Setup of job 1132:
==> flow/design.v <==
module fpadd (
    clk, reset, start,
    a, b,
    sum, 
    done
);
    input clk, reset, start;
    input [31:0] a, b;
    output [31:0] sum;
    output done;
    reg sign_a, sign_b, sign_r;
    reg [7:0] exp_a, exp_b, exp_r;
	reg [25:0] mant_a, mant_b;
    reg [25:0] mant_r;
	reg [31:0] sum;  
	reg done;
    reg [23:0] mant_sum;
    parameter IDLE = 3'b000;
    parameter SIGN = 3'b001;
    parameter SHIFT = 3'b010;
    parameter ADD = 3'b011;
	parameter RESSIGN = 3'b100;
    parameter NORM = 3'b101;
    parameter SEARCH = 3'b110;
	parameter FIN = 3'b111;
    reg[2:0] pres_state;
	always @(posedge clk) begin
	    if(reset) begin
			exp_a <= 0; exp_b <= 0; exp_r <= 0;
			mant_a <= 0; mant_b <= 0; mant_r <= 0;
			sign_a <= 0; sign_b <= 0; sign_r <= 0;
			done <= 0; sum <= 0; mant_sum <= 0;
    	end
    	else if(start) begin
	    	sign_a <= a[31];
	    	sign_b <= b[31];
			exp_a <= a[30:23];
			exp_b <= b[30:23];
			mant_a <= {3'b001, a[22:0]};  
			mant_b <= {3'b001, b[22:0]};  
	    	done <= 0;
	    	pres_state <= IDLE;
	    end
	    else begin
	    	case(pres_state)
			IDLE:  
	    	begin
		    	if ((exp_a == 8'b0) && (mant_a[22:0] == 22'b0 && mant_a[23] == 1'b1)) begin
					sum <= {sign_b, exp_b, mant_b[22:0]};
					done <= 1;
					pres_state <= FIN;
		    	end
	    		else if ((exp_b == 8'b0) && (mant_b[22:0] == 22'b0 && mant_b[23] == 1'b1)) begin
					sum <= {sign_a, exp_a, mant_a[22:0]};
					done <= 1;
					pres_state <= FIN;
		    	end
				else if (exp_a == 8'b11111111) begin
					sum <= {sign_a, exp_a, mant_a[22:0]};
					done <= 1;
					pres_state <= FIN;
				end
				else if (exp_b == 8'b11111111) begin
					sum <= {sign_b, exp_b, mant_b[22:0]};
					done <= 1;
					pres_state <= FIN;
				end
				else begin
					pres_state <= SIGN;
				end
			end	
			SIGN:  
			begin
				if (sign_a) begin
					mant_a <= ~mant_a + 1;
				end	
				if (sign_b) begin
					mant_b <= ~mant_b + 1;
				end	
				pres_state <= SHIFT;
			end
			SHIFT:  
			begin
				if(exp_a > exp_b) begin
					mant_b <= {sign_b, mant_b[25:1]};  
					exp_b <= exp_b + 1;
					exp_r <= exp_a;
				end
				else if(exp_a < exp_b) begin
					mant_a <= {sign_a, mant_a[25:1]};  
					exp_a <= exp_a + 1;
					exp_r <= exp_b;
				end
				else
					exp_r <= exp_a;
				pres_state <= (exp_a == exp_b) ? ADD : pres_state;
			end
			ADD:  
			begin
				mant_r <= mant_a + mant_b;
				pres_state <= RESSIGN;
			end
			RESSIGN:  
			begin
				if (mant_r[25] == 1) begin
					sign_r <= 1;
					mant_r <= -mant_r;
				end else begin
					sign_r <= 0;
				end
				pres_state <= NORM;
			end
			NORM:  
			begin
				if (mant_r == 0) begin
					exp_r <= 0;
					pres_state <= FIN;
				end else if ((mant_r[24] == 0) && (mant_r[23] == 1)) begin
					pres_state <= FIN;
				end else if (mant_r[24] == 1) begin
					mant_r <= mant_r >> 1;
					exp_r  <= exp_r + 1;
					pres_state <= FIN;
				end else
					pres_state <= SEARCH;
			end
			SEARCH:  
			begin
				if(mant_r[23] != 1) begin
					mant_r <= mant_r << 1;
					exp_r  <= exp_r - 1;
					pres_state <= SEARCH;
				end else
					pres_state <= FIN;
			end
			FIN:
			begin
				if (!done) begin
					sum <= {sign_r, exp_r, {mant_r[22:0]}};
					done <= 1;
				end
			end
			endcase
	    end
	end
endmodule
Settings: LEC_CHECK=0, ABC_AREA=0, CAP_MARGIN=5, CORE_MARGIN=2, CORE_UTILIZATION=65, CTS_CLUSTER_DIAMETER=96, CTS_CLUSTER_SIZE=20, GPL_ROUTABILITY_DRIVEN=1, MAX_ROUTING_LAYER=met4, PLACE_DENSITY_LB_ADDON=0.22, SETUP_SLACK_MARGIN=-0.2, SLEW_MARGIN=20, TNS_END_PERCENT=70; clock period 2.5 ns.
run.sh (not shown) runs the stock make flow with config.mk's settings and CLKGATE_MAP_FILE=.
What the final checks of job 1132 revealed, after a flow that finished every stage, was a layout that fails on negative setup slack.
Modified inputs, job 7698 compared to job 1132
- SETUP_SLACK_MARGIN changed from -0.2 to 0.71
Job 7698 -> job 1132: post-synth design cell area delta 0, exact match. Taking job 1132 as the reference, in job 7698 pre-CTS setup slack saw an increase; count of buffers added by post-CTS timing repair for setup saw an increase; weighted congestion at the end of routability-driven global placement saw an increase; post-CTS resize count saw an increase. Tool error DPL-0038 stopped job 7698 during 5_1_grt; no final results. Comparing job 7698 against job 1132, there is no change at all in vertical extent of the die. Comparing job 7698 against job 1132, there is no change at all in post-synthesis share of cell area spent on and, or, nand and nor gates. Comparing job 7698 against job 1132, there is no change at all in share of flip-flops with an asynchronous set or reset. On placed instance count: between job 1132 and job 7698, it ends up lower for job 7698. Diff job 1132..job 7698 | sequential area share after synthesis | unchanged. Reported for job 1132 and job 7698, sink count of the clock tree turned out identical to the last digit.
What job 5549 does differently from job 7698 at the input level:
- CORE_UTILIZATION changed from 65 to 69
- MAX_ROUTING_LAYER removed (was met4)
- PLACE_DENSITY_LB_ADDON removed (was 0.22)
- CAP_MARGIN changed from 5 to 40
- SETUP_SLACK_MARGIN changed from 0.71 to -0.18
- CTS_CLUSTER_DIAMETER changed from 96 to 366
- ABC_AREA changed from 0 to 1
- the clock period (ns, I/O delays scaled along) changed from 2.5 to 2.58
Findings:
The flow for job 5549 finished, though final verification flagged negative setup slack. | cell count after synthesis | higher: job 5549 |. Summary of job 5549 over job 7698: count of placed standard cells including taps went up 503; Yosys chip area went up about 10%; area fraction in and, or, nand and nor cells after synthesis went up 17 points.
Input-level comparison between job 4078 and job 5549:
- GPL_ROUTABILITY_DRIVEN: 1 -> unset
- TNS_END_PERCENT: 70 -> unset
- CORE_UTILIZATION: 69 -> 40
- CTS_CLUSTER_SIZE: 20 -> unset
- ABC_AREA: 1 -> unset
- SETUP_SLACK_MARGIN: -0.18 -> unset
- CAP_MARGIN: 40 -> 20
- CTS_CLUSTER_DIAMETER: 366 -> unset
- the clock period (ns, I/O delays scaled along): 2.58 -> 5.0
==> results <==
Across job 5549 and job 4078, a clean result was obtained everywhere but in job 5549. Relative to job 5549, highest net fanout along the worst path increased by 11 in job 4078. Looking at area of combinational cells with multiple inputs across job 5549 and job 4078, the one that comes out higher is job 5549. Reported sequential group power (job 4078 vs. job 5549) decreases by more than half. Job 4078 against job 5549: number of nets in the layout fell 29%, routed length per placed instance rose about 7%, flip-flop count about even.
No activity file was given, so power comes from the tool's default toggle rates.
